<file path="flow/config.mk">
export PLATFORM = sky130hd
export DESIGN_NAME = sdram_controller
export DESIGN_NICKNAME = sdram_controller
export VERILOG_FILES = /design/flow/design.v
export SDC_FILE = /design/flow/constraint.sdc
export NUM_CORES = 4
export LEC_CHECK = 0
export CAP_MARGIN = 35
export CELL_PAD_IN_SITES_DETAIL_PLACEMENT = 1
export CELL_PAD_IN_SITES_GLOBAL_PLACEMENT = 3
export CORE_ASPECT_RATIO = 1.85
export CORE_MARGIN = 2
export CORE_UTILIZATION = 71
export CTS_CLUSTER_DIAMETER = 74
export GPL_ROUTABILITY_DRIVEN = 1
export GPL_TIMING_DRIVEN = 0
export HOLD_SLACK_MARGIN = 0.27
export MAX_ROUTING_LAYER = met5
export PLACE_DENSITY = 0.89
export SETUP_SLACK_MARGIN = 0.45
export SLEW_MARGIN = 20
</file>
<file path="flow/run.sh">
#!/bin/bash
# the make line also repeats each setting of config.mk as NAME=value (left out here)
make -C /OpenROAD-flow-scripts/flow DESIGN_CONFIG=/design/flow/config.mk WORK_HOME=/design/flow/orfs CLKGATE_MAP_FILE= finish
</file>
<file path="flow/design.v">
module sdram_controller (
        input   clk,
        input   rst,
        output  sdram_cle,
        output  sdram_cs,
        output  sdram_cas,
        output  sdram_ras,
        output  sdram_we,
        output  sdram_dqm,
        output  [1:0]  sdram_ba,
        output  [12:0] sdram_a,
        input   [31:0] sdram_dqi,
        output  [31:0] sdram_dqo,
        input   [22:0] user_addr,    
        input   rw,                  
        input   [31:0] data_in,      
        output  [31:0] data_out,     
        output  busy,                
        input   in_valid,            
        output  out_valid            
    );
    localparam tCASL            = 13'd2;        
    localparam tPRE             = 13'd2;        
    localparam tACT             = 13'd2;        
    localparam tREF             = 13'd6;        
    localparam tRef_Counter     = 10'd750;     
    wire [22:0] addr;
    wire [12:0] Mapped_RA;
    wire [1:0]  Mapped_BA;
    wire [7:0]  Mapped_CA;
    reg        req_rw_q;
    reg [22:0] req_addr_q;
    reg [31:0] req_data_q;
    reg        start_q;
    wire        eff_rw   = start_q ? req_rw_q   : rw;
    wire [22:0] eff_addr = start_q ? req_addr_q : user_addr;
    wire [31:0] eff_data = start_q ? req_data_q : data_in;
    assign Mapped_RA = {eff_addr[22:10]};
    assign Mapped_BA = {eff_addr[9:8]};
    assign Mapped_CA = {eff_addr[7:0]};
    assign addr = {Mapped_RA, Mapped_BA, Mapped_CA};
    wire[22:0]next_input_addr;
    wire[22:0]next_addr;
    wire [12:0] next_Mapped_RA;
    wire [1:0]  next_Mapped_BA;
    wire [7:0]  next_Mapped_CA;
    assign next_input_addr = eff_addr + 8;  
    assign next_Mapped_RA = {next_input_addr[22:10]};
    assign next_Mapped_BA = {next_input_addr[9:8]};
    assign next_Mapped_CA = {next_input_addr[7:0]};
    assign next_addr = {next_Mapped_RA,next_Mapped_BA,next_Mapped_CA}; 
    reg [31:0] cache_d[0:1], cache_q[0:1];
    reg [22:0] cache_addr_d[0:1], cache_addr_q[0:1];
    reg [1:0]  cache_cnt_d[0:1], cache_cnt_q[0:1]; 
    reg [1:0]  cache_vld_d, cache_vld_q;
    localparam CMD_UNSELECTED    = 4'b1000;
    localparam CMD_NOP           = 4'b0111;
    localparam CMD_ACTIVE        = 4'b0011;
    localparam CMD_READ          = 4'b0101;
    localparam CMD_WRITE         = 4'b0100;
    localparam CMD_TERMINATE     = 4'b0110;
    localparam CMD_PRECHARGE     = 4'b0010;
    localparam CMD_REFRESH       = 4'b0001;
    localparam CMD_LOAD_MODE_REG = 4'b0000;
    localparam STATE_SIZE = 4;
    localparam INIT = 4'd0,
               WAIT = 4'd1,
               PRECHARGE_INIT = 4'd2,
               REFRESH_INIT_1 = 4'd3,
               REFRESH_INIT_2 = 4'd4,
               LOAD_MODE_REG = 4'd5,
               IDLE = 4'd6,
               REFRESH = 4'd7,
               ACTIVATE = 4'd8,
               READ = 4'd9,
               READ_RES = 4'd10,
               WRITE = 4'd11,
               PRECHARGE = 4'd12;
    reg cle_d, cle_q;
    reg dqm_q, dqm_d;
    reg [3:0] cmd_d, cmd_q;
    reg [1:0] ba_d, ba_q;
    reg [12:0] a_d, a_q;
    reg [31:0] dq_d, dq_q;
    reg [31:0] dqi_d, dqi_q;
    reg dq_en_d, dq_en_q;
    assign sdram_cle = cle_q;
    assign sdram_cs = cmd_q[3];
    assign sdram_ras = cmd_q[2];
    assign sdram_cas = cmd_q[1];
    assign sdram_we = cmd_q[0];
    assign sdram_dqm = dqm_q;
    assign sdram_ba = ba_q;
    assign sdram_a = a_q;
    assign sdram_dqo = dq_en_q ? dq_q : 32'h00000000;
    reg [STATE_SIZE-1:0] state_d, state_q;
    reg [STATE_SIZE-1:0] next_state_d, next_state_q;
    reg [22:0] addr_d, addr_q;
    reg [31:0] data_d, data_q;
    reg out_valid_d, out_valid_q;
    reg [15:0] delay_ctr_d, delay_ctr_q;
    reg [9:0] refresh_ctr_d, refresh_ctr_q;
    reg refresh_flag_d, refresh_flag_q;
    reg ready_d, ready_q;
    reg start_d;
    reg rw_op_d, rw_op_q;
    reg [3:0] row_open_d, row_open_q;
    reg [12:0] row_addr_d[3:0], row_addr_q[3:0];
    reg [2:0] precharge_bank_d, precharge_bank_q;
    integer i;
    assign data_out = data_q;
    assign busy = !ready_q;
    assign out_valid = out_valid_q;
    always @* begin
        dq_d = dq_q;
        dqi_d = sdram_dqi;
        dq_en_d = 1'b0;  
        cle_d = cle_q;
        cmd_d = CMD_NOP;  
        dqm_d = 1'b0;
        ba_d = 2'd0;
        a_d = 13'd0;
        state_d = state_q;
        next_state_d = next_state_q;
        delay_ctr_d = delay_ctr_q;
        addr_d = addr_q;
        data_d = data_q;
        out_valid_d = 1'b0;
        precharge_bank_d = precharge_bank_q;
        rw_op_d = rw_op_q;
        ready_d = ready_q;
        start_d = start_q;
        row_open_d = row_open_q;
        for (i = 0; i < 4; i = i + 1)
            row_addr_d[i] = row_addr_q[i];
        refresh_flag_d = refresh_flag_q;
        refresh_ctr_d = refresh_ctr_q + 1'b1;
        if (refresh_ctr_q > tRef_Counter) begin
            refresh_ctr_d = 10'd0;
            refresh_flag_d = 1'b1;
        end
        cache_d[0] = cache_q[0];
        cache_d[1] = cache_q[1];
        cache_addr_d[0] = cache_addr_q[0];
        cache_addr_d[1] = cache_addr_q[1];
        cache_cnt_d[0] = cache_cnt_q[0];
        cache_cnt_d[1] = cache_cnt_q[1];
        cache_vld_d = cache_vld_q;
        case(cache_cnt_q[0])
            0:begin
                cache_d[0] = sdram_dqi;
                cache_cnt_d[0] = 2'b11;
            end
            1:cache_cnt_d[0] = 2'b00;
            2:cache_cnt_d[0] = 2'b01;
        endcase
        case(cache_cnt_q[1])
            0:begin
                cache_d[1] = sdram_dqi;
                cache_cnt_d[1] = 2'b11;
            end
            1:cache_cnt_d[1] = 2'b00;
            2:cache_cnt_d[1] = 2'b01;
        endcase
        case (state_q)
            INIT: begin
                row_open_d = 4'b0;
                out_valid_d = 1'b0;
                a_d = {3'b000, 1'b0, 2'b00, 3'b010, 1'b0, 3'b010};  
                ba_d = 2'b0;
                cle_d = 1'b1;
                state_d = WAIT;
                delay_ctr_d = 16'd0;
                next_state_d = IDLE;
                refresh_flag_d = 1'b0;
                refresh_ctr_d = 10'b1;
                ready_d = 1'b0;
                dq_en_d = 1'b0;
            end
            WAIT: begin
                delay_ctr_d = delay_ctr_q - 1'b1;
                if (delay_ctr_q == 13'd0) begin
                    state_d = next_state_q;
                end
            end
            IDLE: begin
            	start_d = start_q;
                if (ready_q && in_valid) begin
                        start_d = 1'd1;
                end
                if (refresh_flag_q) begin  
                    ready_d = 1'b0;
                    state_d = PRECHARGE;
                    next_state_d = REFRESH;
                    precharge_bank_d = 3'b100;  
                    refresh_flag_d = 1'b0;  
                end 
                else if ((ready_q && in_valid) || start_q) begin  
                    start_d = 1'd0;
                    ready_d = 1'b0;  
                    rw_op_d = eff_rw;  
                    addr_d = addr;
                    if (eff_rw)  
                        data_d = eff_data;
                    if (row_open_q[addr[9:8]]) begin
                        if (row_addr_q[addr[9:8]] == addr[22:10]) begin  
                            if (eff_rw)
                                state_d = WRITE;
                            else begin
                                if (cache_vld_q[addr[2]] && cache_cnt_q[addr[2]] == 2'b11 && cache_addr_q[addr[2]] == addr[22:0]) begin  
                                    out_valid_d = 1'b1;
                                    data_d = cache_q[addr[2]];
                                    if(row_open_q[next_addr[9:8]] && row_addr_q[next_addr[9:8]] == next_addr[22:10]) begin
                                        cmd_d = CMD_READ;
                                        a_d = {2'b0, 1'b0, next_addr[7:0], 2'b0};
                                        ba_d = next_addr[9:8];
                                        cache_addr_d[next_addr[2]] = next_addr;
                                        cache_cnt_d[next_addr[2]] = 2;
                    cache_vld_d[next_addr[2]] = 1'b1;
                                    end
                                end
                                else begin                  
                                    state_d = READ;
                                end
                            end
                        end 
                        else begin  
                            state_d = PRECHARGE;  
                            precharge_bank_d = {1'b0, addr[9:8]};
                            next_state_d = ACTIVATE;  
                        end
                    end 
                    else begin  
                        state_d = ACTIVATE;  
                    end
                end
                else if (!ready_q) begin
                    ready_d = 1;
                end
            end
            REFRESH: begin
                cmd_d = CMD_REFRESH;
                state_d = WAIT;
                delay_ctr_d = tREF;
                next_state_d = IDLE;
            end
            ACTIVATE: begin
                cmd_d = CMD_ACTIVE;
                a_d = addr_q[22:10];
                ba_d = addr_q[9:8];
                delay_ctr_d = tACT;
                state_d = WAIT;
                if (rw_op_q)
                    next_state_d = WRITE;
                else
                    next_state_d = READ;
                row_open_d[addr_q[9:8]] = 1'b1;  
                row_addr_d[addr_q[9:8]] = addr_q[22:10];
            end
            READ: begin
                cmd_d = CMD_READ;
                a_d = {2'b0, 1'b0, addr_q[7:0], 2'b0};
                ba_d = addr_q[9:8];
                state_d = WAIT;
                delay_ctr_d = tCASL; 
                next_state_d = READ_RES;
            end
            READ_RES: begin
                data_d = dqi_q;  
                out_valid_d = 1'b1;
                state_d = IDLE;
                if (row_open_q[next_addr[9:8]] && row_addr_q[next_addr[9:8]] == next_addr[22:10]) begin
                    cmd_d = CMD_READ;
                    a_d = {2'b0, 1'b0, next_addr[7:0], 2'b0};  
                    ba_d = next_addr[9:8];
                    cache_addr_d[next_addr[2]] = next_addr;
                    cache_cnt_d[next_addr[2]] = 2;
                    cache_vld_d[next_addr[2]] = 1'b1;
            	end
            end
            WRITE: begin
                cmd_d = CMD_WRITE;
                dq_d = data_q;
                dq_en_d = 1'b1;  
                a_d = {2'b0, 1'b0, addr_q[7:0], 2'b00};
                ba_d = addr_q[9:8];
                for (i = 0; i < 2; i = i + 1) begin
                    if (cache_addr_q[i] == addr_q) begin
                        cache_d[i] = data_q;
                        cache_cnt_d[i] = 2'b11;
                    end
                end
                state_d = IDLE;
            end
            PRECHARGE: begin
                cmd_d = CMD_PRECHARGE;
                a_d[10] = precharge_bank_q[2];  
                ba_d = precharge_bank_q[1:0];
                state_d = WAIT;
                delay_ctr_d = tPRE;
                if (precharge_bank_q[2]) begin
                    row_open_d = 4'b0000;  
                end else begin
                    row_open_d[precharge_bank_q[1:0]] = 1'b0;  
                end
            end
            default: state_d = INIT;
        endcase
    end
    always @(posedge clk) begin
        if(rst) begin
            cle_q <= 1'b0;
            dq_en_q <= 1'b0;
            state_q <= INIT;
            ready_q <= 1'b0;
            start_q <= 1'b0;
            cache_q[0] <= 0;
            cache_addr_q[0] <= 0;
            cache_cnt_q[0] <= 2'b11;
            cache_q[1] <= 0;
            cache_addr_q[1] <= 0;
            cache_cnt_q[1] <= 2'b11;
            cache_vld_q <= 2'b00;
        end else begin
            cle_q <= cle_d;
            dq_en_q <= dq_en_d;
            state_q <= state_d;
            ready_q <= ready_d;
            start_q <= start_d;
            cache_q[0] <= cache_d[0];
            cache_addr_q[0] <= cache_addr_d[0];
            cache_cnt_q[0] <= cache_cnt_d[0];
            cache_q[1] <= cache_d[1];
            cache_addr_q[1] <= cache_addr_d[1];
            cache_cnt_q[1] <= cache_cnt_d[1];
            cache_vld_q <= cache_vld_d;
        end
        cmd_q <= cmd_d;
        dqm_q <= dqm_d;
        ba_q <= ba_d;
        a_q <= a_d;
        dq_q <= dq_d;
        dqi_q <= dqi_d;
        next_state_q <= next_state_d;
        refresh_flag_q <= refresh_flag_d;
        refresh_ctr_q <= refresh_ctr_d;
        data_q <= data_d;
        addr_q <= addr_d;
        out_valid_q <= out_valid_d;
        row_open_q <= row_open_d;
        for (i = 0; i < 4; i = i + 1)
            row_addr_q[i] <= row_addr_d[i];
        precharge_bank_q <= precharge_bank_d;
        rw_op_q <= rw_op_d;
        if (state_q == IDLE && ready_q && in_valid) begin
            req_rw_q <= rw;
            req_addr_q <= user_addr;
            req_data_q <= data_in;
        end
        delay_ctr_q <= delay_ctr_d;
    end
endmodule
</file>
<file path="flow/constraint.sdc">
create_clock -name core_clock -period 4.58 [get_ports {clk}]
set_input_delay 0.9160 -clock core_clock [delete_from_list [all_inputs] [get_ports {clk}]]
set_output_delay 0.9160 -clock core_clock [all_outputs]
set_load 0.01 [all_outputs]
</file>
==> notes.md, run 1 <==
Notes from the flow run.

Status:
- The flow did not finish.
- The run ended at global placement without I/O (3_1_place_gp_skip_io).
- The first error in the log reads "[ERROR GPL-0301] Utilization 136.538 % exceeds 100%".

Synth:
- The share of synthesized area in the top cell type comes to 0.344.
- By count the netlist is led by edfxtp_1, mux2i_1, nor2_1, dfxtp_1, a21oi_1.
- edfxtp_1 is the most common cell in the netlist.
- The run gives the commonest register cell after synthesis as edfxtp_1.
- Yosys attributes the largest share of cell area to edfxtp_1, dfxtp_1, mux2i_1.
- The run puts the proportion of synthesized chip area in sequential cells at 0.534.
- After synthesis, the share of flip-flops with an asynchronous set or reset is 0.
- Among the non-sequential cells, multiplexers take the most area.
- In this run, the synthesized area fraction spent on AND-OR/OR-AND gates is recorded as 0.0807.
- The run gives the instance tally after logic synthesis as 1778.
- The run gives the xor/xnor share of the synthesized area as 0.0575.
- Per the synthesis report, the dominant area consumer among library cells is edfxtp_1.
- The run gives the synthesized area per cell as 11.0 µm².
- The run puts the chip area estimate from yosys synthesis at 19500 µm².
- Counting the warning lines in the Yosys log gives 9.
- The run gives the area fraction in full adders, half adders and majority gates as 0.00514.
- The run gives the summed instance area of the synthesized netlist as 19500 µm².
- The run gives the synthesized-area fraction occupied by and/or/nand/nor cells as 0.130.
- The run gives the number of unique standard cell types used by synthesis as 75.
- The run puts the mux share of post-synthesis cell area at 0.160.
- The run puts the number of enable flip-flop cells at 223.
- The run gives the yosys cell count as 1778.
- The run puts the number of register bits inferred by synthesis at 408.

Floorplanning:
- In this run the horizontal extent of the chip is 126 µm.
- The run puts the standard cell core area at 27100 µm².
- The run puts the total die size at 28800 µm².
- The run puts the share of the core filled by cells before placement at 0.719.
- The run puts the vertical die dimension at 229 µm.
- After floorplanning, the core was divided into 82 placement rows.
==> inputs of run 2 (changes only) <==
ABC_AREA = 1   (was default)
CAP_MARGIN = 20   (was 35)
CELL_PAD_IN_SITES_DETAIL_PLACEMENT = default   (was 1)
CELL_PAD_IN_SITES_GLOBAL_PLACEMENT = default   (was 3)
CORE_ASPECT_RATIO = default   (was 1.85)
CORE_UTILIZATION = 72   (was 71)
CTS_CLUSTER_DIAMETER = 280   (was 74)
CTS_CLUSTER_SIZE = 97   (was default)
GPL_ROUTABILITY_DRIVEN = default   (was 1)
GPL_TIMING_DRIVEN = default   (was 0)
HOLD_SLACK_MARGIN = default   (was 0.27)
MAX_ROUTING_LAYER = default   (was met5)
PLACE_DENSITY = 0.43   (was 0.89)
SETUP_SLACK_MARGIN = 0.55   (was 0.45)
TNS_END_PERCENT = 10   (was default)
clock period = 2.47 ns   (was 4.58 ns; I/O delays follow)
==> run 2 against run 1 <==
Effect of this change: the run fails in global routing (5_1_grt); synthesized cell count up 42%; die size grew 2.4%; synthesized area grew 4.1%.
==> notes.md, run 2 <==
Notes from the flow run.

Status:
- The run stopped with a tool error.
- The run ended at global routing (5_1_grt).
- The first error in the log reads "[ERROR GRT-0232] Routing congestion too high. Check the congestion heatmap in the GUI".

Synth:
- The run gives the complex-gate fraction of the synthesized area as 0.122 (+0.0415).
- Looking at the gate-level netlist, the highest instance count belongs to nand2_1.
- The run puts the summed instance area of the synthesized netlist at 20300 µm² (+4.1%).
- The run puts the mux share of post-synthesis cell area at 0 (-0.160).
- The run gives the proportion of netlist area held by the largest area contributor as 0.330 (-0.0137).
- The number of unique standard cell types used by synthesis came to 55 (-27%).
- Of the combinational cells, the family taking the most area is simple AND/OR/NAND/NOR gates.
- Ranked by instance count, the synthesized netlist is headed by nand2_1, nor2_1, inv_1, edfxtp_1, dfxtp_1.
- The run puts the area fraction in full adders, half adders and majority gates at 0.00494 (-0.000204).
- After synthesis, the cell types taking the most area are edfxtp_1, dfxtp_1, nand2_1.
- The run puts the number of register bits inferred by synthesis at 408 (unchanged).
- The run puts the yosys cell count at 2527 (+42%).
- The run puts the proportion of synthesized chip area in sequential cells at 0.513 (-0.0212).
- Sorting the Yosys area breakdown by cell type puts at the top edfxtp_1.
- The run puts the instance tally after logic synthesis at 2527 (+42%).
- The total of warnings raised by yosys is 9 (unchanged).
- The xor/xnor share of the synthesized area is 0.0216 (-0.0359).
- The run gives the synthesized-area fraction occupied by and/or/nand/nor cells as 0.264 (+0.135).
- The run gives the chip area estimate from yosys synthesis as 20300 µm² (+4.1%).
- For this run, the leading register cell type out of synthesis is edfxtp_1.
- The run puts the number of enable flip-flop cells at 223 (unchanged).
- The run gives the fraction of synthesis flops using an asynchronous set or reset pin as 0 (unchanged).
- The run puts the synthesized area per cell at 8.03 µm² (-27%).

Floorplanning:
- The standard cell core area is 27800 µm² (+2.6%).
- The run puts the number of primary I/O pins at 178.
- The run gives the total number of placement rows as 61 (-26%).
- The run puts the total die size at 29500 µm² (+2.4%).
- The run puts the share of the core filled by cells before placement at 0.730 (+0.0110).
- The run gives the vertical die dimension as 172 µm (-25%).
- The run gives the x dimension of the die as 172 µm (+37%).

GRT:
- The run gives the overall global routing resource usage as 0.735.
- The run puts the total grt overflow at 11.

Clocking:
- The run puts the buffer levels on the longest clock path at 3.
- The run gives the H-tree depth reported by CTS as 1.
- Per the TritonCTS log, the buffer count is 8.
- The run gives the clock sink count as 408.
- The run gives the root buffer cell as clkbuf_16.

Placement:
- For this run the detailed placement stage logged an HPWL of 46.3 mm.
- The run gives the global placement routability congestion as 1.16.
- The run gives the count of input and output buffers as 175.
[run 2: per-layer routing]
layer / overflow / track usage
met2: 6 / 0.899
met5: 0 / 0.237
met3: 0 / 0.581
met1: 1 / 0.758
met4: 4 / 0.688
[run 2: per-stage QoR]
step                      setup slack, ns  instances  TNS [ns]  instance area (µm²)
after CTS                          -0.695       3260    -62.98                25600
after detailed placement            -1.45       3213   -132.17                24000
after global placement              -1.32       3213   -120.11                24000
after floorplan                    -0.415       2528    -37.81                20300
[run 2: timing repair]
item	in CTS
setup buffers	27
gates cloned	8
resized	461
hold buffers	0
pin swaps	116
endpoints found under the setup margin	400
==> inputs of run 3 (changes only) <==
CAP_MARGIN = 5   (was 20)
CORE_ASPECT_RATIO = 0.95   (was default)
CTS_CLUSTER_DIAMETER = 191   (was 280)
CTS_CLUSTER_SIZE = 71   (was 97)
HOLD_SLACK_MARGIN = 0.29   (was default)
PLACE_DENSITY = default   (was 0.43)
PLACE_DENSITY_LB_ADDON = 0.08   (was default)
SETUP_SLACK_MARGIN = 0.22   (was 0.55)
TNS_END_PERCENT = default   (was 10)
clock period = 2.0 ns   (was 2.47 ns; I/O delays follow)
==> run 3 against run 2 <==
Effect of this change: synthesized area stayed put; die size hardly changed; synthesized cell count stayed put; the flow again stops in global routing (5_1_grt).
==> notes.md, run 3 <==
Notes from the flow run.

Status:
- The flow did not finish.
- The run gives the failing step as global routing (5_1_grt).
- The tool reported: "[ERROR GRT-0116] Global routing finished with congestion. Check the congestion regions in the DRC Viewer".

Synth:
- The run puts the synthesized area per cell at 8.03 µm² (unchanged).
- Yosys attributes the largest share of cell area to edfxtp_1, dfxtp_1, nand2_1.
- The run gives the proportion of synthesized chip area in sequential cells as 0.513 (unchanged).
- The run gives the summed instance area of the synthesized netlist as 20300 µm² (unchanged).
- The run gives the synthesized-area fraction occupied by and/or/nand/nor cells as 0.264 (unchanged).
- The area fraction in full adders, half adders and majority gates is 0.00494 (unchanged).
- The run puts the number of register bits inferred by synthesis at 408 (unchanged).
- The synthesis run shows the most used standard cells to be nand2_1, nor2_1, inv_1, edfxtp_1, dfxtp_1.
- The largest total area in the synthesized netlist belongs to edfxtp_1.
- The run gives the yosys cell count as 2527 (unchanged).
- The number of unique standard cell types used by synthesis came to 55 (unchanged).
- nand2_1 is the most common cell in the netlist.
- The run gives the main logic family after synthesis as simple AND/OR/NAND/NOR gates.
- The run gives the proportion of netlist area held by the largest area contributor as 0.330 (unchanged).
- The run puts the total of warnings raised by yosys at 9 (unchanged).
- In the synthesized netlist the dominant register cell turns out to be edfxtp_1.
- The run puts the complex-gate fraction of the synthesized area at 0.122 (unchanged).
- The run gives the fraction of synthesis flops using an asynchronous set or reset pin as 0 (unchanged).
- The run gives the mux share of post-synthesis cell area as 0 (unchanged).
- The run puts the instance tally after logic synthesis at 2527 (unchanged).
- The chip area estimate from yosys synthesis is 20300 µm² (unchanged).
- The run puts the number of enable flip-flop cells at 223 (unchanged).
- The xor/xnor share of the synthesized area was 0.0216 (unchanged).

Clocking:
- The run gives the buffer levels on the longest clock path as 3 (unchanged).
- The run puts the clock sink count at 408 (unchanged).
- The number of buffers added by the clock tree synthesis step came to 9 (+1).
- The run gives the number of hold buffers added after CTS as 0 (unchanged).
- The run puts the H-tree depth reported by CTS at 1 (unchanged).
- The tree is rooted in a clkbuf_16.

Placement:
- The run gives the post-DP HPWL as 55.0 mm (+19%).
- The run puts the count of input and output buffers at 175 (unchanged).
- The run gives the global placement routability congestion as 1.19 (+2.2%).

Floorplanning:
- The run puts the share of the core filled by cells before placement at 0.736 (+0.00653).
- The total number of placement rows is 59 (-3.3%).
- The number of primary I/O pins was 178 (unchanged).
- The total die size was 29500 µm² (about the same).
- The run puts the x dimension of the die at 176 µm (+2.5%).
- The run puts the standard cell core area at 27500 µm² (-0.89%).
- The run puts the vertical die dimension at 168 µm (-2.5%).

GRT:
- The run puts the overall global routing resource usage at 0.794.
- The run gives the total grt overflow as 175.
run 3: layer usage:
| metal | global-route usage | GRT overflow |
|---|---|---|
| met1 | 0.809 | 2 |
| met4 | 0.803 | 77 |
| met3 | 0.618 | 5 |
| met5 | 0.232 | 0 |
| met2 | 0.964 | 91 |
run 3: through the flow:
| stage | instances | instance area [µm²] | setup slack, ns | power [mW] | util |
|---|---|---|---|---|---|
| after global placement | 3305 | 25300 | -1.67 | 12.9 | 0.919 |
| after CTS | 3361 | 26800 | -1.36 | 16.6 | 0.972 |
| after floorplan | 2528 | 20900 | -0.837 | 11.5 | - |
| after detailed placement | 3305 | 25300 | -1.95 | 13.2 | 0.919 |
run 3: repair_timing:
item	CTS
setup buffers	36
pin swaps	56
gates resized	196
endpoints found under the setup margin	414
cloned	7
==> inputs of run 4 (changes only) <==
CAP_MARGIN = 20   (was 5)
CORE_ASPECT_RATIO = default   (was 0.95)
CORE_UTILIZATION = 70   (was 72)
CTS_CLUSTER_DIAMETER = default   (was 191)
CTS_CLUSTER_SIZE = 14   (was 71)
GPL_TIMING_DRIVEN = 1   (was default)
HOLD_SLACK_MARGIN = 0.27   (was 0.29)
MAX_ROUTING_LAYER = met5   (was default)
PLACE_DENSITY_LB_ADDON = 0.27   (was 0.08)
SETUP_SLACK_MARGIN = default   (was 0.22)
SLEW_MARGIN = 25   (was 20)
clock period = 3.36 ns   (was 2.0 ns; I/O delays follow)
==> run 4 against run 3 <==
Effect of this change: now fails the layout checks on negative setup slack; die size grew 2.8%; synthesized area unchanged; synthesized cell count is the same.
==> notes.md, run 4 <==
Results of the full flow below.

GRT:
- The run gives the met1 global-route usage as 0.592.
- The number of antenna violations at the first check in global routing came to 1.
- The run gives the overall global routing resource usage as 0.475.
- The run gives the global-route wire length before repair as 112 mm.
- The run gives the number of global-route vias before repair as 20.9k.
- The run gives the fraction of met2 tracks used by global routing as 0.756.
- The run gives the pin count of the biggest net entering global routing as 71.
- Routing resource usage on met3 recorded by global route was 0.129.
- Per the GRT log, the top usage layer is met2.
- The run puts the total grt overflow at 0.

Clocking:
- The buffer levels on the longest clock path came to 3 (unchanged).
- Per the skew report, the later register of the worst-skew pair sees a clock latency of 0.56 ns.
- The root buffer cell chosen for the clock tree is clkbuf_16.
- The clock sink count was 408 (unchanged).
- The run gives the number of hold buffers added after CTS as 0 (unchanged).
- The run puts the clock-pin slew on the worst setup and hold paths at 0.06 ns.
- The run gives the H-tree depth reported by CTS as 2 (+1).
- The run gives the TritonCTS clock tree as done.
- The run gives the number of buffers added by the clock tree synthesis step as 42 (+33).

Floorplanning:
- The run puts the total die size at 30300 µm² (+2.8%).
- The number of primary I/O pins came to 178 (unchanged).
- The run gives the x dimension of the die as 174 µm (-1.1%).
- The run puts the vertical die dimension at 174 µm (+4.0%).
- The run puts the total number of placement rows at 62 (+5.1%).
- The run gives the share of the core filled by cells before placement as 0.708 (-0.0280).
- The run puts the standard cell core area at 28600 µm² (+4.0%).

Cells and area:
- The run gives the number of nets in the finished design as 2938.
- Excluding fillers, the count of instances in the completed layout stands at 3259.
- The run puts the number of inserted filler cells in the final layout at 1262.
- The run puts the layout overhead on the synthesized area at 26.7%.

Synth:
- The run puts the proportion of netlist area held by the largest area contributor at 0.330 (unchanged).
- The cell type that accounts for the most area after synthesis is edfxtp_1.
- The run gives the mux share of post-synthesis cell area as 0 (unchanged).
- The run gives the area fraction in full adders, half adders and majority gates as 0.00494 (unchanged).
- The run gives the yosys cell count as 2527 (unchanged).
- The run gives the synthesized area per cell as 8.03 µm² (unchanged).
- The number of unique standard cell types used by synthesis came to 55 (unchanged).
- The run gives the fraction of synthesis flops using an asynchronous set or reset pin as 0 (unchanged).
- The run puts the chip area estimate from yosys synthesis at 20300 µm² (unchanged).
- The complex-gate fraction of the synthesized area is 0.122 (unchanged).
- The run puts the xor/xnor share of the synthesized area at 0.0216 (unchanged).
- The run puts the instance tally after logic synthesis at 2527 (unchanged).
- The run gives the number of enable flip-flop cells as 223 (unchanged).
- The run puts the number of register bits inferred by synthesis at 408 (unchanged).
- The run puts the proportion of synthesized chip area in sequential cells at 0.513 (unchanged).
- In the post-synthesis netlist, the cell with the most instances is nand2_1.
- The commonest cells after synthesis are nand2_1, nor2_1, inv_1, edfxtp_1, dfxtp_1.
- The run gives the summed instance area of the synthesized netlist as 20300 µm² (unchanged).
- The run puts the total of warnings raised by yosys at 9 (unchanged).
- The most used flip-flop cell after synthesis is edfxtp_1.
- The run gives the main logic family after synthesis as simple AND/OR/NAND/NOR gates.
- Ranked by total cell area, the synthesized netlist is headed by edfxtp_1, dfxtp_1, nand2_1.
- The synthesized-area fraction occupied by and/or/nand/nor cells was 0.264 (unchanged).

Flow run:
- The run puts the total number of warnings across the stage logs at 30.
- The run puts the tally of max-capacitance violations at 0.

Final timing:
- The run gives the setup skew after layout as 0.0236 ns.
- On the final layout, the worst hold slack is 0.373 ns.
- The run gives the transition at the pin with the smallest max-transition slack as 0.957 ns.
- The final timing report gives a worst setup slack of -0.128 ns.
- The run puts the setup-violating endpoint count in the final report at 54.
- The run gives the worst slew margin relative to its limit as 0.357.
- The run gives the post-layout minimum cycle time as 3.49 ns.
- The run puts the part of the cycle the worst path needs at 1.04.
- The run puts the max-slew violation count at 0.
- The run gives the achievable frequency as 0.287 GHz.
- The run puts the hold violation total from the final report at 0.
- The run gives the total negative slack for setup checks as -3.79 ns.
- Setup repair after global routing could not meet its margin everywhere.

Placement:
- The global placement routability congestion is 1.07 (-10%).
- The run puts the post-DP HPWL at 47.2 mm (-14%).
- The run gives the count of input and output buffers as 175 (unchanged).
- The total instance count after detailed placement came to 3153 (-4.6%).
- The run gives the pre-CTS setup slack as -0.700 ns (+1.25 ns).

Worst hold path:
- In the hold report, the worst path ends at req_addr_q[4]$_DFFE_PP_.
- Counting instances, the worst hold path has a depth of 1.
- The run gives the path type of the worst min-delay path as in -> reg.
- STA lists the startpoint of the worst hold path as user_addr[4].

Critical path:
- The worst setup path is launched from a flip-flop.
- The cell sequence reported for the critical path is buf_8, nand2_4, nand2_4, ha_4, nand4_1, nand2_2, nand2_8, nor2_4, nand2_2, nand3_4, nand2_2, nand2_2, nand2_1, nor2_1, nand2_1, nor2_4, nand3_2, nor2_4, inv_2, nor2_1, nor2_1.
- Per the post-run analysis, buffers plus inverters along the critical path come to 2.
- The most critical setup path has its endpoint at cache_addr_q[1][17]$_SDFFE_PP0P_.
- The run puts the length in cells of the worst reg-to-reg path at 21.
- The run gives the register-to-register path setup slack as -0.13 ns.
- The timing report shows that the slowest cell on the worst path is dfxtp_4.
- The run puts the delay of the slowest critical-path stage at 0.46 ns.
- The startpoint identified for the worst register-to-register timing path is start_q$_SDFFE_PP0P_.
- The run puts the critical path arrival at 3.92 ns.
- The run gives the data required time at the worst endpoint as 3.79 ns.
- The run gives the largest driver fanout on the critical path as 10.
- The timing report lists the critical path depth as 21 cells.
- STA classifies the critical path endpoint as a flip-flop.
- The run gives the type of the worst setup path as reg -> reg.
- Among cell families on the critical path, the largest total delay comes from simple AND/OR/NAND/NOR gates.
- The capture point of the worst register-to-register path is recorded as cache_addr_q[1][17]$_SDFFE_PP0P_.
- Counting stages on the worst path, the most repeated cell is nand2_2.
- The run gives the critical path launch point as start_q$_SDFFE_PP0P_.

Routing:
- The run puts the post-detailed-route via-to-cell ratio at 6.63.
- Once iteration 0 of detailed routing completed, the report listed 3914 DRC markers.
- The detailed router placed 21.6k vias in this run.
- The run puts the post-route DRC violation count at 0.
- The run puts the routed wire length at 77.8 mm.
- The iteration count recorded for the first detailed-route pass is 9.
- The run gives the wire length per cell after detailed routing as 23.9 µm.
- Per the post-route antenna check, the number of violating nets is 0.

Status:
- The flow ran to the end, but the layout failed its checks.
- The layout checks failed on negative setup slack.

Power and ir drop:
- Of the total power, the clock network draws 0.386.
- Per report_power, the top consumer among the power groups is registers.
- The run gives the switching power share of the total as 0.279.
- The run gives the worst IR drop on VDD as 0.544 mV.
- The run puts the total internal power at 9.04 mW.
- Summed over all sequential cells, the power is 5.76 mW.
- The run gives the power attributed to the clock group as 4.84 mW.
- The power report puts the net switching power at 3.50 mW.
- The power report lists the combinational group at 1.93 mW.
- The run gives the sequential group share of total power as 0.460.
- Total power normalized to cell area comes to 488 nW/µm².
- The run gives the power consumption as 12.5 mW.
- Of the total power, combinational logic draws 0.154.
- The run puts the cell leakage power at 10.8 nW.
## run 4: cell type report
cell class / count / area (µm²) / area share
inverter: 240 / 923 / 0.0359
multi-input combinational: 1764 / 8880 / 0.346
tap: 384 / 480 / 0.0187
antenna: 2 / 5.00 / 0.000195
clock inverter: 15 / 144 / 0.00560
sequential: 408 / 10400 / 0.405
clock buffer: 63 / 1270 / 0.0496
timing repair buffer: 383 / 3570 / 0.139
## run 4: metal layers
metal	routed length (µm)	part of all wire	vias up
met4	6040	0.078	2
met3	11900	0.15	644
met5	43	0.00055	-
met2	34500	0.44	2255
li1	-	-	8968
met1	25200	0.32	9740
## run 4: repair_timing
action | in CTS | in global routing
endpoints found under the setup margin | 86 | 94
resized | 16 | 145
cloned | 1 | 3
pin swaps | 5 | 42
buffers inserted | 4 | 18
## run 4: through the flow
stage	instance area [µm²]	utilization
2_1_floorplan	20300	-
3_3_place_gp	23500	0.820
3_5_place_dp	23500	0.820
4_1_cts	25000	0.873
5_1_grt	25700	0.897
6_report	25700	0.897
==> inputs of run 5 (changes only) <==
CELL_PAD_IN_SITES_DETAIL_PLACEMENT = 1   (was default)
CELL_PAD_IN_SITES_GLOBAL_PLACEMENT = 2   (was default)
CORE_UTILIZATION = 18   (was 70)
CTS_CLUSTER_DIAMETER = 252   (was default)
HOLD_SLACK_MARGIN = default   (was 0.27)
MAX_ROUTING_LAYER = met4   (was met5)
SLEW_MARGIN = 0   (was 25)
clock period = 2.99 ns   (was 3.36 ns; I/O delays follow)
==> run 5 against run 4 <==
Effect of this change: still fails the layout checks on negative setup slack; clock power fell by 2%; sequential share of layout area fell by 4.9 points; worst setup slack got worse by 0.41 ns; largest power group unchanged; final cell count rose by 38%.
==> notes.md, run 5 <==
Results of the full flow below.

Status:
- The flow ran to the end, but the layout failed its checks.
- The checks that failed: negative setup slack.

Critical path:
- The most critical setup path has its endpoint at cache_addr_q[0][19]$_SDFFE_PP0P_.
- The critical path's slowest stage uses the library cell dfxtp_4.
- The run gives the startpoint type of the worst setup path as a flip-flop.
- The run gives the register-to-register path setup slack as -0.54 ns (-0.41 ns).
- The worst setup path is captured at a flip-flop.
- For reference, the most critical setup path is categorized as reg -> reg.
- The run puts the delay of the slowest critical-path stage at 0.45 ns (about the same).
- The run puts the largest driver fanout on the critical path at 8 (-2).
- The worst register-to-register path ends at cache_addr_q[0][19]$_SDFFE_PP0P_.
- The run puts the combined buffer and inverter count along the critical path at 10 (+8).
- In this run the critical register-to-register path is launched from start_q$_SDFFE_PP0P_.
- The critical path depth was 29 (+38%).
- The run gives the critical path launch point as start_q$_SDFFE_PP0P_.
- The run puts the length in cells of the worst reg-to-reg path at 29 (+38%).
- The critical path arrival was 4.03 ns (+0.11 ns).
- The data required time at the worst endpoint came to 3.49 ns (-0.30 ns).
- Among the stages of the critical path, the cell type that occurs most often is nand2_2.
- The run gives the top cell family by delay on the critical path as simple AND/OR/NAND/NOR gates.

GRT:
- The run gives the overall global routing resource usage as 0.163 (-0.313).
- The run puts the number of antenna violations at the first check in global routing at 3 (+2).
- The run gives the number of global-route vias before repair as 20.4k (-2.6%).
- The global-route wire length before repair came to 137 mm (+22%).
- The run gives the pin count of the biggest net entering global routing as 70 (-1.4%).
- The run gives the total grt overflow as 0 (unchanged).

Cells and area:
- The run gives the number of nets in the finished design as 3051 (+3.8%).
- The non-filler instance count after layout came to 4483 (+38%).
- The run puts the layout overhead on the synthesized area at 44.3%.
- The number of inserted filler cells in the final layout is 13.1k (+940%).
- The core utilization of the finished layout came to 0.261 (-0.637).

Synth:
- In the post-synthesis netlist, the biggest area contributors are edfxtp_1, dfxtp_1, nand2_1.
- The xor/xnor share of the synthesized area came to 0.0216 (unchanged).
- The run puts the number of register bits inferred by synthesis at 408 (unchanged).
- The run puts the mux share of post-synthesis cell area at 0 (unchanged).
- The run gives the most frequent cell after synthesis as nand2_1.
- The run puts the synthesized area per cell at 8.03 µm² (unchanged).
- The synthesized-area fraction occupied by and/or/nand/nor cells came to 0.264 (unchanged).
- The run puts the number of enable flip-flop cells at 223 (unchanged).
- The run puts the number of unique standard cell types used by synthesis at 55 (unchanged).
- The proportion of synthesized chip area in sequential cells is 0.513 (unchanged).
- The proportion of netlist area held by the largest area contributor is 0.330 (unchanged).
- The run puts the summed instance area of the synthesized netlist at 20300 µm² (unchanged).
- The run gives the chip area estimate from yosys synthesis as 20300 µm² (unchanged).
- For this run, the leading register cell type out of synthesis is edfxtp_1.
- The total of warnings raised by yosys came to 9 (unchanged).
- The run puts the fraction of synthesis flops using an asynchronous set or reset pin at 0 (unchanged).
- The run gives the complex-gate fraction of the synthesized area as 0.122 (unchanged).
- The run gives the top cell type by total area after synthesis as edfxtp_1.
- Of the combinational cells, the family taking the most area is simple AND/OR/NAND/NOR gates.
- The run gives the area fraction in full adders, half adders and majority gates as 0.00494 (unchanged).
- Yosys reports that the most numerous cell types are nand2_1, nor2_1, inv_1, edfxtp_1, dfxtp_1.
- The run gives the instance tally after logic synthesis as 2527 (unchanged).
- The run gives the yosys cell count as 2527 (unchanged).

Power and ir drop:
- The run gives the power attributed to the clock group as 4.72 mW (-2%).
- The run gives the power group with the largest share as registers.
- The part of the total power dissipated in the clock network is 0.347 (-0.039).
- The run gives the worst IR drop on VDD as 0.300 mV (-45%).
- The run puts the sequential group share of total power at 0.475 (+0.015).
- The run puts the switching power share of the total at 0.302 (+0.0230).
- The run puts the net load switching power at 4.11 mW (+18%).
- The run gives the cell leakage power as 11.6 nW (+7.1%).
- The run gives the combinational-cell power consumption as 2.43 mW (+26%).
- The power attributed to sequential cells is 6.46 mW (+12%).
- The run puts the power density of the placed cells at 465 nW/µm² (-4.6%).
- The total internal power is 9.50 mW (+5.1%).
- The combinational cell fraction of total power came to 0.178 (+0.024).

Clocking:
- The run puts the H-tree depth reported by CTS at 2 (unchanged).
- The run puts the latest clock arrival within the worst-skew pair at 0.61 ns (+0.05 ns).
- TritonCTS built the clock tree.
- The run puts the clock-pin slew on the worst setup and hold paths at 0.09 ns (+0.03 ns).
- The run puts the clock sink count at 408 (unchanged).
- The run gives the number of hold buffers added after CTS as 0 (unchanged).
- The run gives the buffer levels on the longest clock path as 3 (unchanged).
- The run puts the number of buffers added by the clock tree synthesis step at 35 (-17%).
- The run gives the root buffer cell as clkbuf_16.

Placement:
- The pre-CTS setup slack came to -1.35 ns (-0.647 ns).
- The run puts the post-DP HPWL at 65.6 mm (+39%).
- The total instance count after detailed placement came to 4346 (+38%).
- The run gives the count of input and output buffers as 175 (unchanged).
- The run gives the global placement routability congestion as 0.865 (-19%).

Floorplanning:
- The share of the core filled by cells before placement came to 0.181 (-0.528).
- The run puts the standard cell core area at 112000 µm² (+290%).
- The run gives the total number of placement rows as 123 (+98%).
- The run gives the number of primary I/O pins as 178 (unchanged).
- The run puts the vertical die dimension at 340 µm (+95%).
- The total die size is 115000 µm² (+280%).
- The run puts the x dimension of the die at 340 µm (+95%).

Final timing:
- Setup repair after global routing could not meet its margin everywhere.
- The run puts the post-layout minimum cycle time at 3.53 ns (+0.0429 ns).
- The run gives the transition at the pin with the smallest max-transition slack as 0.982 ns (+0.0244 ns).
- The run puts the setup-violating endpoint count in the final report at 105 (+94%).
- The run puts the worst slew margin relative to its limit at 0.346 (-0.0114).
- The setup skew after layout was 0.0316 ns (+0.00794 ns).
- The run gives the part of the cycle the worst path needs as 1.18 (+0.143).
- The run puts the minimum setup slack in the final design at -0.540 ns (-0.413 ns).
- The run gives the achievable frequency as 0.283 GHz (-1.2%).
- The run gives the max-slew violation count as 0 (unchanged).
- The hold violation total from the final report was 0 (unchanged).

Routing:
- The run puts the total number of vias at 19.3k (-11%).
- The post-detailed-route via-to-cell ratio was 4.31 (-35%).
- The run puts the wire length per cell after detailed routing at 20.8 µm (-13%).
- The routed wire length is 93.3 mm (+20%).
- The run puts the detailed-router iteration count before antenna repair at 5 (-4).
- The run puts the post-route DRC violation count at 0 (unchanged).
- The run puts the number of nets with antenna violations after routing at 0 (unchanged).
- The run gives the violation count after the first detailed-route iteration as 1090 (-72%).

Flow run:
- The total number of warnings across the stage logs was 32 (+6.7%).
- The tally of max-capacitance violations was 0 (unchanged).

Worst hold path:
- The worst hold path belongs to the class reg -> reg.
- The run gives the critical hold path startpoint as refresh_ctr_q[7]$_SDFF_PP0_.
- The run puts the worst hold path stage count at 2 (+1).
- In the hold report, the worst path ends at refresh_ctr_q[7]$_SDFF_PP0_.
run 5: metrics by stage:
step / instance area [µm²] / hold WS (ns) / total power [mW] / setup TNS (ns)
2_1_floorplan: 20300 / 0.437 / 7.60 / -0.894
3_3_place_gp: 25600 / 0.453 / 8.69 / -117.73
3_5_place_dp: 25600 / 0.465 / 8.74 / -118.55
4_1_cts: 28100 / 0.450 / 13.7 / -37.23
5_1_grt: 29300 / 0.472 / 14.3 / -60.73
6_report: 29300 / 0.478 / 13.6 / -44.47
run 5: layer usage:
layer / wire length (µm) / vias up / part of all wire / global-route usage
li1: - / 9183 / - / -
met1: 44500 / 9719 / 0.48 / 0.219
met2: 43400 / 329 / 0.47 / 0.257
met3: 3290 / 87 / 0.035 / 0.0212
met4: 2110 / 0 / 0.023 / 0.0419
met5: 0 / - / 0 / -
run 5: timing repair:
action | 4_1_cts | 5_1_grt
pin swaps | 57 | 138
hold endpoints to repair | 0 | 0
endpoints found under the setup margin | 111 | 120
setup buffers | 44 | 23
resized | 255 | 290
cloned | 10 | 1
run 5: final cells by class:
type / instances / area (µm²) / share of cell area
clock buffer: 61 / 995 / 0.0340
inverter: 240 / 973 / 0.0333
timing repair buffer: 503 / 4970 / 0.170
clock inverter: 3 / 41.3 / 0.00141
tap: 1500 / 1880 / 0.0641
multi-input combinational: 1764 / 9980 / 0.341
antenna: 4 / 10.0 / 0.000342
sequential: 408 / 10400 / 0.356
==> inputs of run 6 (changes only) <==
ABC_AREA = 0   (was 1)
CELL_PAD_IN_SITES_DETAIL_PLACEMENT = 0   (was 1)
CELL_PAD_IN_SITES_GLOBAL_PLACEMENT = default   (was 2)
CORE_UTILIZATION = 43   (was 18)
CTS_CLUSTER_DIAMETER = default   (was 252)
CTS_CLUSTER_SIZE = default   (was 14)
GPL_ROUTABILITY_DRIVEN = 0   (was default)
GPL_TIMING_DRIVEN = default   (was 1)
SLEW_MARGIN = 20   (was 0)
TNS_END_PERCENT = 20   (was default)
clock period = 4.18 ns   (was 2.99 ns; I/O delays follow)
==> run 6 against run 5 <==
Effect of this change: now clean on timing, DRC and antenna; critical path depth decreased by 14; sequential power decreased by 29%; sequential cell count unchanged; die size shrank 59%.
==> notes.md, run 6 <==
Results of the full flow below.

Status:
- The flow ran to the end and the layout has no timing, DRC or antenna violations.

Clocking:
- The H-tree depth reported by CTS is 2 (unchanged).
- The root buffer cell chosen for the clock tree is clkbuf_16.
- The clock-pin slew on the worst setup and hold paths came to 0.06 ns (-0.03 ns).
- The run puts the buffer levels on the longest clock path at 3 (unchanged).
- The number of buffers added by the clock tree synthesis step was 45 (+29%).
- The run gives the clock sink count as 408 (unchanged).
- TritonCTS built the clock tree.
- The number of hold buffers added after CTS is 0 (unchanged).
- The run gives the latest clock arrival within the worst-skew pair as 0.60 ns (about the same).

Power and ir drop:
- The worst IR drop on VDD is 0.356 mV (+19%).
- The combinational cell fraction of total power came to 0.143 (-0.035).
- The run puts the net load switching power at 2.61 mW (-37%).
- The sequential group share of total power was 0.457 (-0.018).
- The run gives the power group with the largest share as registers.
- The power attributed to the clock group was 4.00 mW (-15%).
- The run puts the total internal power at 7.37 mW (-22%).
- The run gives the power density of the placed cells as 409 nW/µm² (-12%).
- The power attributed to sequential cells was 4.56 mW (-29%).
- The run puts the cell leakage power at 8.96 nW (-23%).
- The combinational-cell power consumption was 1.43 mW (-41%).
- The run gives the part of the total power dissipated in the clock network as 0.400 (+0.053).
- The run gives the switching power share of the total as 0.261 (-0.0408).

Final timing:
- The run puts the transition at the pin with the smallest max-transition slack at 0.961 ns (-0.0205 ns).
- The setup skew after layout was 0.0224 ns (-0.00922 ns).
- The run puts the part of the cycle the worst path needs at 0.951 (-0.229).
- The run gives the post-layout minimum cycle time as 3.98 ns (+0.446 ns).
- Setup repair after global routing left no endpoint under its margin.
- The run gives the final-layout worst hold slack as 0.473 ns (-0.00510 ns).
- The achievable frequency is 0.251 GHz (-11%).
- The run puts the minimum setup slack in the final design at 0.204 ns (+0.744 ns).
- The run puts the hold violation total from the final report at 0 (unchanged).
- The max-slew violation count came to 0 (unchanged).
- The run puts the worst slew margin relative to its limit at 0.359 (+0.0137).
- The run puts the setup-violating endpoint count in the final report at 0 (-100%).

Synth:
- Sorting the synthesized cells by area gives the leading types as edfxtp_1, dfxtp_1, mux2i_1.
- Ranked by instance count, the synthesized netlist is headed by edfxtp_1, mux2i_1, nor2_1, dfxtp_1, a21oi_1.
- The run gives the total of warnings raised by yosys as 9 (unchanged).
- The run gives the chip area estimate from yosys synthesis as 19500 µm² (-4.0%).
- The synthesized-area fraction occupied by and/or/nand/nor cells is 0.130 (-0.135).
- The proportion of netlist area held by the largest area contributor came to 0.344 (+0.0137).
- The run gives the main logic family after synthesis as multiplexers.
- The run gives the most frequent cell after synthesis as edfxtp_1.
- The run puts the instance tally after logic synthesis at 1778 (-30%).
- The run puts the synthesized area per cell at 11.0 µm² (+36%).
- The yosys cell count was 1778 (-30%).
- The xor/xnor share of the synthesized area came to 0.0575 (+0.0359).
- The run puts the number of unique standard cell types used by synthesis at 75 (+36%).
- The run puts the number of enable flip-flop cells at 223 (unchanged).
- The run gives the number of register bits inferred by synthesis as 408 (unchanged).
- The run puts the summed instance area of the synthesized netlist at 19500 µm² (-4.0%).
- The run gives the mux share of post-synthesis cell area as 0.160 (+0.160).
- The run gives the fraction of synthesis flops using an asynchronous set or reset pin as 0 (unchanged).
- The run puts the area fraction in full adders, half adders and majority gates at 0.00514 (+0.000204).
- The run gives the commonest register cell after synthesis as edfxtp_1.
- The run gives the top cell type by total area after synthesis as edfxtp_1.
- The proportion of synthesized chip area in sequential cells is 0.534 (+0.0212).
- The run gives the complex-gate fraction of the synthesized area as 0.0807 (-0.0415).

Floorplanning:
- The number of primary I/O pins was 178 (unchanged).
- The run gives the share of the core filled by cells before placement as 0.438 (+0.258).
- The total number of placement rows came to 77 (-37%).
- The run gives the standard cell core area as 44400 µm² (-60%).
- The run gives the total die size as 47000 µm² (-59%).
- The run puts the x dimension of the die at 217 µm (-36%).
- The vertical die dimension is 217 µm (-36%).

Cells and area:
- Compared with the post-synthesis result, the final layout area differs by 25.2%.
- The run gives the sequential cell area as 10400 µm² (unchanged).
- The run gives the number of nets in the finished design as 2146 (-30%).
- The area occupied by multi-input gates is 8580 µm² (-14%).
- The non-filler instance count after layout was 2681 (-40%).
- The run puts the final design instance area without fill at 24400 µm² (-17%).
- The run puts the core utilization of the finished layout at 0.549 (+0.288).
- The number of inserted filler cells in the final layout came to 3770 (-71%).

Placement:
- The run puts the total instance count after detailed placement at 2579 (-41%).
- The run gives the pre-CTS setup slack as -0.620 ns (+0.726 ns).
- The run gives the post-DP HPWL as 38.4 mm (-41%).
- The count of input and output buffers was 175 (unchanged).
- The run puts the placed standard-cell area at 22700 µm² (-11%).

Flow run:
- The run puts the tally of max-capacitance violations at 0 (unchanged).
- The run puts the total number of warnings across the stage logs at 30 (-6.3%).

Critical path:
- According to the timing report, the critical path is launched from req_addr_q[3]$_DFFE_PP_.
- The run puts the length in cells of the worst reg-to-reg path at 15 (-48%).
- The critical path depth is 15 (-48%).
- The run gives the top cell family by delay on the critical path as simple AND/OR/NAND/NOR gates.
- The slowest stage of the critical path is the or4b_4 cell.
- The run gives the largest driver fanout on the critical path as 7 (-1).
- For the worst reg-to-reg path, the startpoint reported by OpenROAD is req_addr_q[3]$_DFFE_PP_.
- The run gives the register-to-register path setup slack as 0.20 ns (+0.74 ns).
- The run gives the type of the worst setup path as reg -> reg.
- The run gives the timing endpoint of the critical path as cache_addr_q[1][22]$_SDFFE_PP0P_.
- The delay of the slowest critical-path stage came to 0.56 ns (+0.11 ns).
- The critical path arrival came to 4.50 ns (+0.47 ns).
- The worst setup path is captured at a flip-flop.
- Per STA, the library cell used most along the worst path is mux2i_1.
- The run gives the endpoint of the worst register-to-register path as cache_addr_q[1][22]$_SDFFE_PP0P_.
- The run puts the data required time at the worst endpoint at 4.70 ns (+1.21 ns).
- The critical path goes through mux2i_1, inv_1, ha_4, nand4_1, a211oi_2, buf_4, xnor2_4, buf_6, mux4_2, xor2_1, or4b_4, nor3_4, and4_4, clkbuf_16, mux2i_1.
- STA classifies the critical path startpoint as a flip-flop.
- The run gives the combined buffer and inverter count along the critical path as 4 (-6).

Routing:
- The run gives the number of nets with antenna violations after routing as 0 (unchanged).
- The run puts the post-detailed-route via-to-cell ratio at 5.53 (+28%).
- The post-route DRC violation count is 0 (unchanged).
- The run gives the violation count after the first detailed-route iteration as 1156 (+6.1%).
- The run puts the wire length per cell after detailed routing at 21.1 µm (+1.4%).
- The run gives the routed wire length as 56.6 mm (-39%).
- The run gives the detailed-router iteration count before antenna repair as 5 (unchanged).
- The total number of vias was 14.8k (-23%).

GRT:
- The run gives the total grt overflow as 0 (unchanged).
- The run gives the overall global routing resource usage as 0.244 (+0.0816).
- The pin count of the biggest net entering global routing is 77 (+10%).
- The run gives the number of global-route vias before repair as 15.0k (-26%).
- The run gives the global-route wire length before repair as 86.3 mm (-37%).
- The run puts the number of antenna violations at the first check in global routing at 5 (+2).

Worst hold path:
- The worst hold path stage count came to 2 (unchanged).
- The min-delay analysis places its worst path in the category reg -> reg.
- The worst hold path terminates at cache_vld_q[0]$_SDFFE_PP0P_.
- The launch point of the worst min-delay path is recorded as cache_vld_q[0]$_SDFFE_PP0P_.
[run 6: layout make-up]
cell class / instances / share of cell area
sequential: 408 / 0.427
antenna: 5 / 0.000513
tap: 592 / 0.0304
clock buffer: 65 / 0.0521
inverter: 48 / 0.00739
timing repair buffer: 318 / 0.123
multi-input combinational: 1226 / 0.352
clock inverter: 19 / 0.00882
[run 6: metrics by stage]
stage	setup TNS, ns	total power [mW]
2_1_floorplan	-1.31	5.47
3_5_place_dp	-45.11	6.03
4_1_cts	0	10.0
6_report	0	9.98
5_1_grt	0	10.3
3_3_place_gp	-40.61	6.01
[run 6: what timing repair did]
action / CTS / global route
setup buffers: 0 / 10
pin swaps: 1 / 7
cloned: 0 / 3
setup endpoints to repair: 7 / 95
gates resized: 0 / 13
[run 6: metal layers]
| layer | global-route usage | share of wire | vias up |
|---|---|---|---|
| li1 | - | - | 6908 |
| met1 | 0.316 | 0.43 | 7281 |
| met2 | 0.389 | 0.47 | 503 |
| met3 | 0.0470 | 0.070 | 134 |
| met4 | 0.0801 | 0.030 | 0 |
| met5 | - | 0 | - |
==> inputs of run 7 (changes only) <==
ABC_AREA = 1   (was 0)
CAP_MARGIN = 30   (was 20)
CELL_PAD_IN_SITES_DETAIL_PLACEMENT = 2   (was 0)
CELL_PAD_IN_SITES_GLOBAL_PLACEMENT = 2   (was default)
CORE_UTILIZATION = 70   (was 43)
CTS_CLUSTER_DIAMETER = 252   (was default)
CTS_CLUSTER_SIZE = 95   (was default)
GPL_TIMING_DRIVEN = 1   (was default)
MIN_ROUTING_LAYER = met2   (was default)
SLEW_MARGIN = 0   (was 20)
TNS_END_PERCENT = default   (was 20)
clock period = 2.99 ns   (was 4.18 ns; I/O delays follow)
==> run 7 against run 6 <==
Effect of this change: the flow now stops in global placement without I/O (3_1_place_gp_skip_io); synthesized area up 4.1%; die size down 35%; synthesized cell count up 42%.
==> notes.md, run 7 <==
Notes from the flow run.

Synth:
- The run puts the summed instance area of the synthesized netlist at 20300 µm² (+4.1%).
- By count the netlist is led by nand2_1, nor2_1, inv_1, edfxtp_1, dfxtp_1.
- The run puts the total of warnings raised by yosys at 9 (unchanged).
- The synthesized-area fraction occupied by and/or/nand/nor cells is 0.264 (+0.135).
- The run puts the number of register bits inferred by synthesis at 408 (unchanged).
- Post-synth the commonest register cell is edfxtp_1.
- By area the synthesized netlist is led by edfxtp_1, dfxtp_1, nand2_1.
- The run gives the complex-gate fraction of the synthesized area as 0.122 (+0.0415).
- The run gives the number of unique standard cell types used by synthesis as 55 (-27%).
- The run gives the yosys cell count as 2527 (+42%).
- The run gives the proportion of netlist area held by the largest area contributor as 0.330 (-0.0137).
- The number of enable flip-flop cells was 223 (unchanged).
- After synthesis, the largest family of logic cells by area is simple AND/OR/NAND/NOR gates.
- The run gives the proportion of synthesized chip area in sequential cells as 0.513 (-0.0212).
- The run gives the top cell type by total area after synthesis as edfxtp_1.
- For this run the top cell type by instance count after synthesis was nand2_1.
- The instance tally after logic synthesis came to 2527 (+42%).
- The mux share of post-synthesis cell area was 0 (-0.160).
- The run gives the chip area estimate from yosys synthesis as 20300 µm² (+4.1%).
- The run puts the synthesized area per cell at 8.03 µm² (-27%).
- The area fraction in full adders, half adders and majority gates was 0.00494 (-0.000204).
- The run puts the fraction of synthesis flops using an asynchronous set or reset pin at 0 (unchanged).
- The xor/xnor share of the synthesized area came to 0.0216 (-0.0359).

Floorplanning:
- The run gives the total die size as 30300 µm² (-35%).
- The run puts the total number of placement rows at 62 (-19%).
- The run gives the standard cell core area as 28600 µm² (-36%).
- The run gives the vertical die dimension as 174 µm (-20%).
- The run puts the x dimension of the die at 174 µm (-20%).
- The share of the core filled by cells before placement is 0.708 (+0.270).

Status:
- The flow did not finish.
- The tool reported: "[ERROR FLW-0024] Place density exceeds 1.0 (current PLACE_DENSITY_LB_ADDON =  0.27). Please check if the value of  PLACE_DENSITY_LB_ADDON is between 0 and 0.99".
- The run gives the failing step as global placement without I/O (3_1_place_gp_skip_io).
==> inputs of run 8 (changes only) <==
ABC_AREA = default   (was 1)
CAP_MARGIN = 40   (was 30)
CELL_PAD_IN_SITES_DETAIL_PLACEMENT = default   (was 2)
CELL_PAD_IN_SITES_GLOBAL_PLACEMENT = default   (was 2)
CORE_UTILIZATION = 72   (was 70)
CTS_CLUSTER_DIAMETER = default   (was 252)
CTS_CLUSTER_SIZE = 37   (was 95)
GPL_ROUTABILITY_DRIVEN = default   (was 0)
GPL_TIMING_DRIVEN = default   (was 1)
MAX_ROUTING_LAYER = default   (was met4)
MIN_ROUTING_LAYER = default   (was met2)
PLACE_DENSITY = 0.92   (was default)
PLACE_DENSITY_LB_ADDON = default   (was 0.27)
SLEW_MARGIN = 20   (was 0)
clock period = 2.36 ns   (was 2.99 ns; I/O delays follow)
==> run 8 against run 7 <==
Effect of this change: the run fails in clock tree synthesis (4_1_cts); synthesized cell count decreased by 30%; synthesized area decreased by 4.0%; die size decreased by 6.5%.
==> notes.md, run 8 <==
Notes from the flow run.

Synth:
- The run puts the number of unique standard cell types used by synthesis at 75 (+36%).
- The run puts the instance tally after logic synthesis at 1778 (-30%).
- The proportion of synthesized chip area in sequential cells was 0.534 (+0.0212).
- The run gives the most frequent cell after synthesis as edfxtp_1.
- The run gives the xor/xnor share of the synthesized area as 0.0575 (+0.0359).
- The synthesis report names the predominant flop master as edfxtp_1.
- Summed over all instances, the cell type with the most area after synthesis is edfxtp_1.
- The run gives the summed instance area of the synthesized netlist as 19500 µm² (-4.0%).
- The run puts the total of warnings raised by yosys at 9 (unchanged).
- The run puts the synthesized area per cell at 11.0 µm² (+36%).
- The complex-gate fraction of the synthesized area came to 0.0807 (-0.0415).
- The yosys cell count was 1778 (-30%).
- The run gives the number of enable flip-flop cells as 223 (unchanged).
- Grouping non-sequential cells by family puts the most area in multiplexers.
- The proportion of netlist area held by the largest area contributor is 0.344 (+0.0137).
- The area fraction in full adders, half adders and majority gates is 0.00514 (+0.000204).
- The synthesized-area fraction occupied by and/or/nand/nor cells was 0.130 (-0.135).
- By area the synthesized netlist is led by edfxtp_1, dfxtp_1, mux2i_1.
- The run puts the mux share of post-synthesis cell area at 0.160 (+0.160).
- The number of register bits inferred by synthesis was 408 (unchanged).
- The run puts the fraction of synthesis flops using an asynchronous set or reset pin at 0 (unchanged).
- The chip area estimate from yosys synthesis was 19500 µm² (-4.0%).
- Counting instances in the post-synthesis netlist gives the leading cell types as edfxtp_1, mux2i_1, nor2_1, dfxtp_1, a21oi_1.

Floorplanning:
- The vertical die dimension is 168 µm (-3.3%).
- The total die size is 28400 µm² (-6.5%).
- The run puts the number of primary I/O pins at 178.
- The run puts the share of the core filled by cells before placement at 0.729 (+0.0202).
- The run puts the standard cell core area at 26700 µm² (-6.6%).
- The run gives the x dimension of the die as 168 µm (-3.3%).
- The total number of placement rows was 60 (-3.2%).

Placement:
- The congestion estimate from routability-driven global placement came to 0.981.
- The run puts the total instance count after detailed placement at 2452.
- The run puts the count of input and output buffers at 175.
- The run puts the post-DP HPWL at 44.6 mm.
- The run gives the pre-CTS setup slack as -2.21 ns.

Status:
- The tool reported: "[ERROR DPL-0033] detailed placement checks failed during check placement".
- The stage where the run came to a stop is clock tree synthesis (4_1_cts).
- The flow did not finish.
==> run 8: per-stage QoR <==
stage	cell area, µm²	hold WS (ns)	power (mW)
3_3_place_gp	23500	0.450	10.7
3_5_place_dp	23500	0.471	10.9
2_1_floorplan	19700	0.440	9.69
==> inputs of run 9 (changes only) <==
CAP_MARGIN = 20   (was 40)
CORE_UTILIZATION = 65   (was 72)
CTS_CLUSTER_SIZE = 100   (was 37)
PLACE_DENSITY = default   (was 0.92)
clock period = 4.79 ns   (was 2.36 ns; I/O delays follow)
==> run 9 against run 8 <==
Effect of this change: now clean on timing, DRC and antenna; synthesized area unchanged; die size up 11%; synthesized cell count did not move.
==> notes.md, run 9 <==
Results of the full flow below.

Status:
- The run finished with no timing, DRC or antenna violations.

Critical path:
- The run gives the startpoint of the worst register-to-register path as start_q$_SDFFE_PP0P_.
- The capture point of the worst register-to-register path is recorded as cache_addr_q[1][6]$_SDFFE_PP0P_.
- The run gives the largest driver fanout on the critical path as 22.
- The most critical setup path has its endpoint at cache_addr_q[1][6]$_SDFFE_PP0P_.
- The worst setup path is launched from an input pin.
- OpenSTA lists the critical path startpoint as user_addr[3].
- The run puts the data required time at the worst endpoint at 5.25 ns.
- By startpoint and endpoint, the worst setup path is classified as in -> reg.
- The run puts the critical path depth at 15.
- The run gives the critical path arrival as 4.98 ns.
- By instance count, the cell type seen most on the critical path is mux2i_1.
- The run gives the register-to-register path setup slack as 0.40 ns.
- The cell sequence reported for the critical path is clkdlybuf4s50_1, mux2i_1, inv_1, ha_1, nand4_1, a211oi_2, xnor2_2, buf_4, mux4_2, xnor2_1, o211ai_1, nor4bb_4, and4_1, buf_12, mux2i_1.
- The run gives the standard cell with the maximum stage delay on the critical path as mux4_2.
- The report puts the cell count of the worst reg-to-reg path at 14.
- The run puts the combined buffer and inverter count along the critical path at 4.

Synth:
- The run gives the summed instance area of the synthesized netlist as 19500 µm² (unchanged).
- For this run the top cell type by instance count after synthesis was edfxtp_1.
- The run gives the proportion of netlist area held by the largest area contributor as 0.344 (unchanged).
- Ranked by total cell area, the synthesized netlist is headed by edfxtp_1, dfxtp_1, mux2i_1.
- The synthesized-area fraction occupied by and/or/nand/nor cells came to 0.130 (unchanged).
- The run gives the instance tally after logic synthesis as 1778 (unchanged).
- The run puts the complex-gate fraction of the synthesized area at 0.0807 (unchanged).
- The run gives the fraction of synthesis flops using an asynchronous set or reset pin as 0 (unchanged).
- Counting instances in the post-synthesis netlist gives the leading cell types as edfxtp_1, mux2i_1, nor2_1, dfxtp_1, a21oi_1.
- The run puts the mux share of post-synthesis cell area at 0.160 (unchanged).
- Among the non-sequential cells, multiplexers take the most area.
- The number of enable flip-flop cells is 223 (unchanged).
- The run gives the xor/xnor share of the synthesized area as 0.0575 (unchanged).
- The run gives the proportion of synthesized chip area in sequential cells as 0.534 (unchanged).
- The run puts the area fraction in full adders, half adders and majority gates at 0.00514 (unchanged).
- The run gives the total of warnings raised by yosys as 9 (unchanged).
- Of all cell types, the one taking the most synthesized area is edfxtp_1.
- The run puts the chip area estimate from yosys synthesis at 19500 µm² (unchanged).
- The run puts the number of unique standard cell types used by synthesis at 75 (unchanged).
- The run puts the number of register bits inferred by synthesis at 408 (unchanged).
- The synthesized area per cell is 11.0 µm² (unchanged).
- Looking at the cell usage after synthesis, the top flip-flop cell is edfxtp_1.
- The yosys cell count is 1778 (unchanged).

Power and ir drop:
- The run puts the sequential group share of total power at 0.478.
- The run gives the cell leakage power as 8.47 nW.
- The run gives the power group with the largest share as registers.
- The run puts the part of the total power dissipated in the clock network at 0.381.
- The script computed a power per unit cell area of 359 nW/µm².
- The run gives the net load switching power as 2.16 mW.
- The run gives the worst IR drop on VDD as 0.312 mV.
- Sequential power for this build is 4.00 mW.
- The run gives the switching power share of the total as 0.259.

Final timing:
- For the finished layout, the period the worst path requires is 4.52 ns.
- On the final layout, the worst hold slack is 0.472 ns.
- Setup repair after global routing left no endpoint under its margin.
- The run puts the total negative slack for setup checks at 0 ns.
- The run puts the part of the cycle the worst path needs at 0.944.
- The run gives the worst slew margin relative to its limit as 0.296.
- Hold-check failures listed in the final report amount to 0.
- The run puts the max-slew violation count at 0.
- The run gives the setup skew after layout as 0.0143 ns.
- The run gives the setup-violating endpoint count in the final report as 0.
- The highest clock rate this design can be run at is 0.221 GHz.

Clocking:
- The run puts the post-cts sizing count at 0.
- The run gives the count of buffers added by post-CTS timing repair for setup as 0.
- The run gives the number of hold buffers added after CTS as 0.
- The run puts the number of buffers added by the clock tree synthesis step at 42.
- TritonCTS built the clock tree.
- The cell sitting at the root of the clock tree is a clkbuf_16.
- The H-tree was split into 2 levels.
- The run gives the clock sink count as 408.
- The run puts the latest clock arrival within the worst-skew pair at 0.54 ns.

Routing:
- The routed wirelength on the met1 layer is recorded as 21.0 mm.
- The run puts the post-detailed-route via-to-cell ratio at 6.17.
- The run gives the number of antenna diodes as 0.
- The run gives the total length of routed met3 wires as 4.59 mm.
- In the log, the iteration count for the first detailed-route pass is 8.
- The run puts the wire length per cell after detailed routing at 21.9 µm.
- The run puts the detailed route wirelength on metal2 at 25.3 mm.
- The run gives the number of nets with antenna violations after routing as 0.
- The run gives the routed wire length as 52.5 mm.
- Per the detail_route log, the uppermost layer with routed signals is met4.
- The run gives the total number of vias as 14.8k.

GRT:
- The run gives the number of antenna violations at the first check in global routing as 1.
- The number of global-route vias before repair came to 14.7k.
- The first global-routing pass estimated 81.7 mm of wire.
- The run puts the pin count of the biggest net entering global routing at 77.
- The run gives the total grt overflow as 0.

Flow run:
- The run gives the total number of warnings across the stage logs as 31.
- The run puts the tally of max-capacitance violations at 0.

Floorplanning:
- The x dimension of the die is 177 µm (+5.1%).
- The run puts the vertical die dimension at 177 µm (+5.1%).
- The run gives the number of primary I/O pins as 178 (unchanged).
- The run puts the total die size at 31400 µm² (+11%).
- The run gives the share of the core filled by cells before placement as 0.659 (-0.0699).
- The run puts the standard cell core area at 29600 µm² (+11%).
- The total number of placement rows was 63 (+5.0%).

Worst hold path:
- The run gives the path type of the worst min-delay path as reg -> reg.
- The startpoint identified for the worst hold timing path is cache_vld_q[0]$_SDFFE_PP0P_.
- The run gives the worst hold path stage count as 2.

Placement:
- The run gives the global placement routability congestion as 0.942 (-4.0%).
- The run puts the post-DP HPWL at 35.4 mm (-21%).
- The count of input and output buffers was 175 (unchanged).

Cells and area:
- The run gives the layout overhead on the synthesized area as 19.5%.
## run 9: area by class of cell
| type | count | area [µm²] |
|---|---|---|
| Sequential cell | 408 | 10400 |
| Multi-Input combinational cell | 1226 | 8520 |
| Fill cell | 1908 | 6280 |
| Timing Repair Buffer | 244 | 2340 |
| Clock buffer | 65 | 1280 |
| Tap cell | 390 | 488 |
| Inverter | 48 | 180 |
| Clock inverter | 12 | 62.6 |
## run 9: routing by layer
layer	vias to the layer above	track usage
met5	-	0
met4	0	0.106
met3	118	0.0571
met2	698	0.555
met1	7207	0.453
li1	6747	-
## run 9: stage by stage
step,utilization,setup slack (ns),area [µm²],power [mW],std cells
detailed placement,0.742,-0.243,21900,5.21,2316
global route,0.788,0.0243,23300,8.63,2393
floorplan,-,0.0900,19500,4.77,1779
CTS,0.788,0.280,23300,8.35,2393
global placement,0.742,-0.0881,21900,5.17,2316
finish,0.788,0.270,23300,8.36,2393
Power and IR drop assume default switching activity.
